==> build 61 <==
==> flow/design.v <==
module alu(alu_out, multiply_top_in, divide_top_in, multiplicand_or_divider_in, sel);  
    input [64:0] multiply_top_in;  
    input [64:0] divide_top_in;  
    input [64:0] multiplicand_or_divider_in;  
    input sel;  
    output [64:0] alu_out;  
    wire [64:0] sum;  
    wire [64:0] diff;  
    assign sum = multiplicand_or_divider_in + multiply_top_in;
    assign diff = divide_top_in - multiplicand_or_divider_in;
    assign alu_out = sel ? sum : diff;
endmodule
module control(clk, reset, start, m_d, data_in, alu_sel, ready, wr, initial_wr, sh_right, sh_left);  
    input clk, reset, start, m_d;  
    input [1:0] data_in;  
    output ready, wr, initial_wr, sh_right, sh_left, alu_sel;  
    wire ready_check;
    wire wr_check;
    wire initial_wr_check;
    wire sh_right_check;
    wire sh_left_check;
    wire mul_wr;
    wire div_wr;
    reg [1:0] state;
    reg [9:0] counter;
    always @(posedge clk) begin
        if (reset) begin  
            state <= 2'd0;
            counter <= 10'd0;
        end
        else begin  
            case (state)  
                2'b00: begin  
                    if (start == 1) state <= 2'b01;  
                end
                2'b01: begin  
                    counter <= 0;  
                    state <= 2'b10;  
                end
                2'b10: begin  
                    if (counter == 63) state <= 2'b00;  
                    counter <= counter + 1;  
                end
            endcase
        end
    end
    assign alu_sel = m_d;  
    assign mul_wr = data_in[0] && m_d;  
    assign div_wr = !(data_in[1] || m_d);  
    assign wr_check = (state == 2'b10) && (mul_wr || div_wr);  
    assign wr = wr_check ? 1 : 0;  
    assign initial_wr_check = (state == 2'b01);  
    assign initial_wr = initial_wr_check ? 1 : 0;  
    assign sh_right_check = (state == 2'b10) && m_d;  
    assign sh_right = sh_right_check ? 1 : 0;  
    assign sh_left_check = (state == 2'b10) && (!m_d);  
    assign sh_left = sh_left_check ? 1 : 0;  
    assign ready_check = (state == 2'b00);  
    assign ready = ready_check ? 1 : 0;  
endmodule
module multiplicand_n_divider_register(clk, reset, data_in, data_out);
    input [63:0] data_in;  
    input clk, reset;  
    output [63:0] data_out;  
    reg [63:0] mul_div_reg;  
    always @(posedge clk) begin
        if (reset)  
            mul_div_reg <= 64'd0;  
        else 
            mul_div_reg <= data_in;  
    end
    assign data_out = mul_div_reg;
endmodule
module result_register(clk, reset, data_in, wr, initial_data_in, initial_wr, sh_right, sh_left, result);
    input [64:0] data_in;  
    input [63:0] initial_data_in;  
    input clk, reset, wr, initial_wr, sh_right, sh_left;  
    output [128:0] result;  
    reg [128:0] result_reg;  
    always @(posedge clk) begin
        if (reset)  
            result_reg <= 129'd0;  
        else begin
            if (initial_wr == 1)  
                result_reg <= {65'd0, initial_data_in};  
            else begin
                if (wr && sh_right)  
                    result_reg <= {1'd0, data_in, result_reg[63:1]}; 
                else if (wr && sh_left)  
                    result_reg <= {data_in, result_reg[62:0], 1'b1};
                else if (sh_right)  
                    result_reg <= {1'd0, result_reg[128:1]};
                else if (sh_left)  
                    result_reg <= {result_reg[127:0], 1'b0};
            end
        end
    end
    assign result = result_reg;
endmodule
module multiply_n_divide_top(clk, reset, a_in, b_in, m_d, start, result, ready);
    input [63:0] a_in, b_in;  
    input clk, reset, start, m_d;  
    output ready;  
    output [128:0] result;  
    wire [63:0] mul_div_reg_out;  
    wire [64:0] alu_out;  
    wire [128:0] res_reg_out;  
    wire control_wr;  
    wire control_initial_wr;  
    wire control_sh_right;  
    wire control_alu_sel;  
    wire control_sh_left;  
    multiplicand_n_divider_register mndr1(
        .clk(clk),
        .reset(reset),
        .data_in(b_in),
        .data_out(mul_div_reg_out)
    );
    alu alu1(
        .multiply_top_in(res_reg_out[128:64]),
        .divide_top_in(res_reg_out[127:63]),
        .multiplicand_or_divider_in({1'b0,mul_div_reg_out}),
        .sel(control_alu_sel),
        .alu_out(alu_out)
    );
    result_register resr1(
        .clk(clk),
        .reset(reset),
        .data_in(alu_out),
        .wr(control_wr),
        .initial_data_in(a_in),
        .initial_wr(control_initial_wr),
        .sh_right(control_sh_right),
        .sh_left(control_sh_left),
        .result(res_reg_out)
    );
    control cu1(
        .clk(clk),
        .reset(reset),
        .start(start),
        .m_d(m_d),
        .data_in({alu_out[64], res_reg_out[0]}),
        .alu_sel(control_alu_sel),
        .ready(ready),
        .wr(control_wr),
        .initial_wr(control_initial_wr),
        .sh_right(control_sh_right),
        .sh_left(control_sh_left)
    );
    assign result = res_reg_out;
endmodule
==> flow/run.sh <==
#!/bin/bash
# the make line also repeats each setting of config.mk as NAME=value (left out here)
make -C /OpenROAD-flow-scripts/flow DESIGN_CONFIG=/design/flow/config.mk WORK_HOME=/design/flow/orfs CLKGATE_MAP_FILE= finish
==> flow/config.mk <==
export PLATFORM = sky130hd
export DESIGN_NAME = multiply_n_divide_top
export DESIGN_NICKNAME = multiply_n_divide_top
export VERILOG_FILES = /design/flow/design.v
export SDC_FILE = /design/flow/constraint.sdc
export NUM_CORES = 4
export LEC_CHECK = 0
export ABC_AREA = 1
export CAP_MARGIN = 20
export CELL_PAD_IN_SITES_DETAIL_PLACEMENT = 1
export CELL_PAD_IN_SITES_GLOBAL_PLACEMENT = 2
export CORE_MARGIN = 6
export CORE_UTILIZATION = 40
export PLACE_DENSITY_LB_ADDON = 0.14
export SETUP_SLACK_MARGIN = 0.57
export SLEW_MARGIN = 15
export TNS_END_PERCENT = 10
==> flow/constraint.sdc <==
create_clock -name core_clock -period 7.02 [get_ports {clk}]
set_input_delay 1.4040 -clock core_clock [delete_from_list [all_inputs] [get_ports {clk}]]
set_output_delay 1.4040 -clock core_clock [all_outputs]
set_load 0.01 [all_outputs]
==> build 66: changes against build 61 <==
ABC_AREA = default   (was 1)
CELL_PAD_IN_SITES_DETAIL_PLACEMENT = default   (was 1)
CELL_PAD_IN_SITES_GLOBAL_PLACEMENT = default   (was 2)
CORE_MARGIN = 2   (was 6)
CORE_UTILIZATION = 72   (was 40)
CTS_CLUSTER_DIAMETER = 203   (was default)
PLACE_DENSITY_LB_ADDON = default   (was 0.14)
SETUP_SLACK_MARGIN = 0.27   (was 0.57)
SLEW_MARGIN = 20   (was 15)
TNS_END_PERCENT = default   (was 10)
==> flow/constraint.sdc (replaced) <==
create_clock -name core_clock -period 3.89 [get_ports {clk}]
set_input_delay 0.7780 -clock core_clock [delete_from_list [all_inputs] [get_ports {clk}]]
set_output_delay 0.7780 -clock core_clock [all_outputs]
set_load 0.01 [all_outputs]
==> results <==
- Build 66 finished with timing, DRC and antenna clean. Build 61 never finished: it broke off in global placement.
- Of build 61 and build 66, build 61 has the higher synthesized area (gap 24%, measured against build 66).
- Against build 66, the synthesized cell count of build 61 is higher by about 75%.
- Of build 66 and build 61, build 61 has the higher die area (gap about 60%, measured against build 61).
